## run A
Design main, start of the top module:
module main(
	input clk,
	input rst,
	input echo,
	input canal_serial_receptor,
	output canal_serial_transmisor,
	output servo1,
	output servo2,
	output servo3,
	output servo4,
	output servo5,
	output [7:0] leds,
	output trig,
	output [7:0] seg,
	output [3:0] an
    );	
		wire [8:0] distancia;
		wire [13:0] decimal;
		wire [7:0] ang_servo_1;
		wire [7:0] ang_servo_2;
		wire [7:0] ang_servo_3;
		wire [7:0] ang_servo_4;
		wire [7:0] ang_servo_5;
		assign leds = decimal[7:0];
		servo_pwm servo_pwm1 (
			.pos(ang_servo_1),  
			.clk(clk),
			.rst(rst),
			.servo_pulse(servo1)
		);
		servo_pwm servo_pwm2(
			.pos(ang_servo_2),  
			.clk(clk),
			.rst(rst),
			.servo_pulse(servo2)
		);
		servo_pwm servo_pwm3 (
			.pos(ang_servo_3),  
			.clk(clk),
			.rst(rst),
			.servo_pulse(servo3)
		);
		servo_pwm servo_pwm4 (
			.pos(ang_servo_4),  
			.clk(clk),
			.rst(rst),
			.servo_pulse(servo4)
		);
		servo_pwm servo_pwm5 (
			.pos(ang_servo_5),  
			.clk(clk),
			.rst(rst),
			.servo_pulse(servo5)
		);
		controlador_sensor_distancia controlador_sensor_distancia(
			.echo(echo),
			.clk(clk),
			.rst(rst),
			.distancia(distancia),
			.trig(trig)
		);
		controlador_etapa controlador_etapa(
			.distancia(distancia),
			.clk(clk),
			.rst(rst),
			.canal_serial_receptor(canal_serial_receptor),
			.decimal(decimal),
			.canal_serial_transmisor(canal_serial_transmisor),
			.ang_servo_1(ang_servo_1),
  ...
Size: ~31 I/O pins, about 37,000 um2 of cells after synthesis.
Settings: LEC_CHECK=0, CAP_MARGIN=30, CELL_PAD_IN_SITES_GLOBAL_PLACEMENT=3, CORE_MARGIN=2, CORE_UTILIZATION=24, CTS_CLUSTER_SIZE=56, GPL_TIMING_DRIVEN=0, HOLD_SLACK_MARGIN=0.02, MAX_ROUTING_LAYER=met4, SLEW_MARGIN=5, TNS_END_PERCENT=85; clock period 5.95 ns.
run.sh (not shown) runs the stock make flow with config.mk's settings and CLKGATE_MAP_FILE=.
## Diff of input files: run B against run A
Settings: swapping 0 for 1 in GPL_TIMING_DRIVEN; swapping 30 for 20 in CAP_MARGIN; clearing TNS_END_PERCENT, which used to be 85; clearing CTS_CLUSTER_SIZE, which used to be 56; swapping 5 for 20 in SLEW_MARGIN; clearing CELL_PAD_IN_SITES_GLOBAL_PLACEMENT, which used to be 3; putting PLACE_DENSITY_LB_ADDON at 0.21 where nothing was set; clearing HOLD_SLACK_MARGIN, which used to be 0.02; swapping 24 for 71 in CORE_UTILIZATION; putting SETUP_SLACK_MARGIN at 1.86 where nothing was set; swapping met4 for met5 in MAX_ROUTING_LAYER; swapping 5.95 for 6.8 in the clock period (ns, I/O delays scaled along).
Findings:
Run B and run A all finish clean.
Status: per-instance average area after synthesis parity (run B, run A)
Run A has lower global-route usage than run B.
Per the comparison of run B with run A, power share of the clock group dropped 5.8 points, minimum clock period dropped 0.67 ns.
For run C, these inputs were changed with respect to run B:
Settings: a deleted SETUP_SLACK_MARGIN that had been 1.86; a change of CORE_UTILIZATION from 71 to 55; a change of CORE_MARGIN from 2 to 3; an added CTS_CLUSTER_SIZE of 72; an added CORE_ASPECT_RATIO of 0.55; an added CELL_PAD_IN_SITES_GLOBAL_PLACEMENT of 2; an added ABC_AREA of 1; a deleted GPL_TIMING_DRIVEN that had been 1; a change of PLACE_DENSITY_LB_ADDON from 0.21 to 0.28; an added CTS_CLUSTER_DIAMETER of 233; a change of MAX_ROUTING_LAYER from met5 to met4; an added TNS_END_PERCENT of 100; a change of the clock period (ns, I/O delays scaled along) from 6.8 to 10.0.
==> comparison <==
Status(run C) = ERROR, stage = 3_1_place_gp_skip_io
On run C: total die area is about 30% higher than what run B gave.
Run C does better than run B on total standard cell area after synthesis.
Compared to run B, run C has basic-gate share of the synthesized area counting and, or, nand and nor cells 1.2 points higher.
diff inputs: run C => run D
Settings: CTS_CLUSTER_DIAMETER: 233 -> 313; ABC_AREA: 1 -> unset; CORE_MARGIN: 3 -> 2; SETUP_SLACK_MARGIN: unset -> -0.32; CTS_CLUSTER_SIZE: 72 -> 14; PLACE_DENSITY_LB_ADDON: 0.28 -> unset; CORE_ASPECT_RATIO: 0.55 -> unset; CELL_PAD_IN_SITES_GLOBAL_PLACEMENT: 2 -> unset; CORE_UTILIZATION: 55 -> 72; MAX_ROUTING_LAYER: met4 -> unset; TNS_END_PERCENT: 100 -> unset; the clock period (ns, I/O delays scaled along): 10.0 -> 4.27.
| run D | all stages done | FAIL | setup timing |
Taking run D as 1.0, run C lands at 1.3 on overall die area.
Compared with run C, in run D cell area after synthesis increased 0.54%; Yosys chip area increased about 0.54%; post-synthesis mux area share shows an increase of 3.7 points.
Going from run C to run D, area of the core shrinks by 14,000 um2.
Edits applied to the flow inputs when going from run D to run E:
Settings: setting CELL_PAD_IN_SITES_GLOBAL_PLACEMENT to 2 for the first time; changing CORE_MARGIN from 2 to 3; removing SETUP_SLACK_MARGIN (formerly -0.32); setting PLACE_DENSITY_LB_ADDON to 0.28 for the first time; setting GPL_ROUTABILITY_DRIVEN to 0 for the first time; setting GPL_TIMING_DRIVEN to 0 for the first time; setting MAX_ROUTING_LAYER to met5 for the first time; changing CORE_UTILIZATION from 72 to 55; setting CORE_ASPECT_RATIO to 0.55 for the first time; changing CTS_CLUSTER_SIZE from 14 to 72; changing CTS_CLUSTER_DIAMETER from 313 to 233; setting ABC_AREA to 1 for the first time; setting TNS_END_PERCENT to 100 for the first time; changing the clock period (ns, I/O delays scaled along) from 4.27 to 10.0.
Status: run E FAILED at 3_1_place_gp_skip_io (tool error). Placement row count (higher): run D. Adder-cell share of the synthesized area of run D is on par with run E. The post-synthesis cell count of run E is higher than that of run D.
Power is estimated from default activity; no workload was simulated.
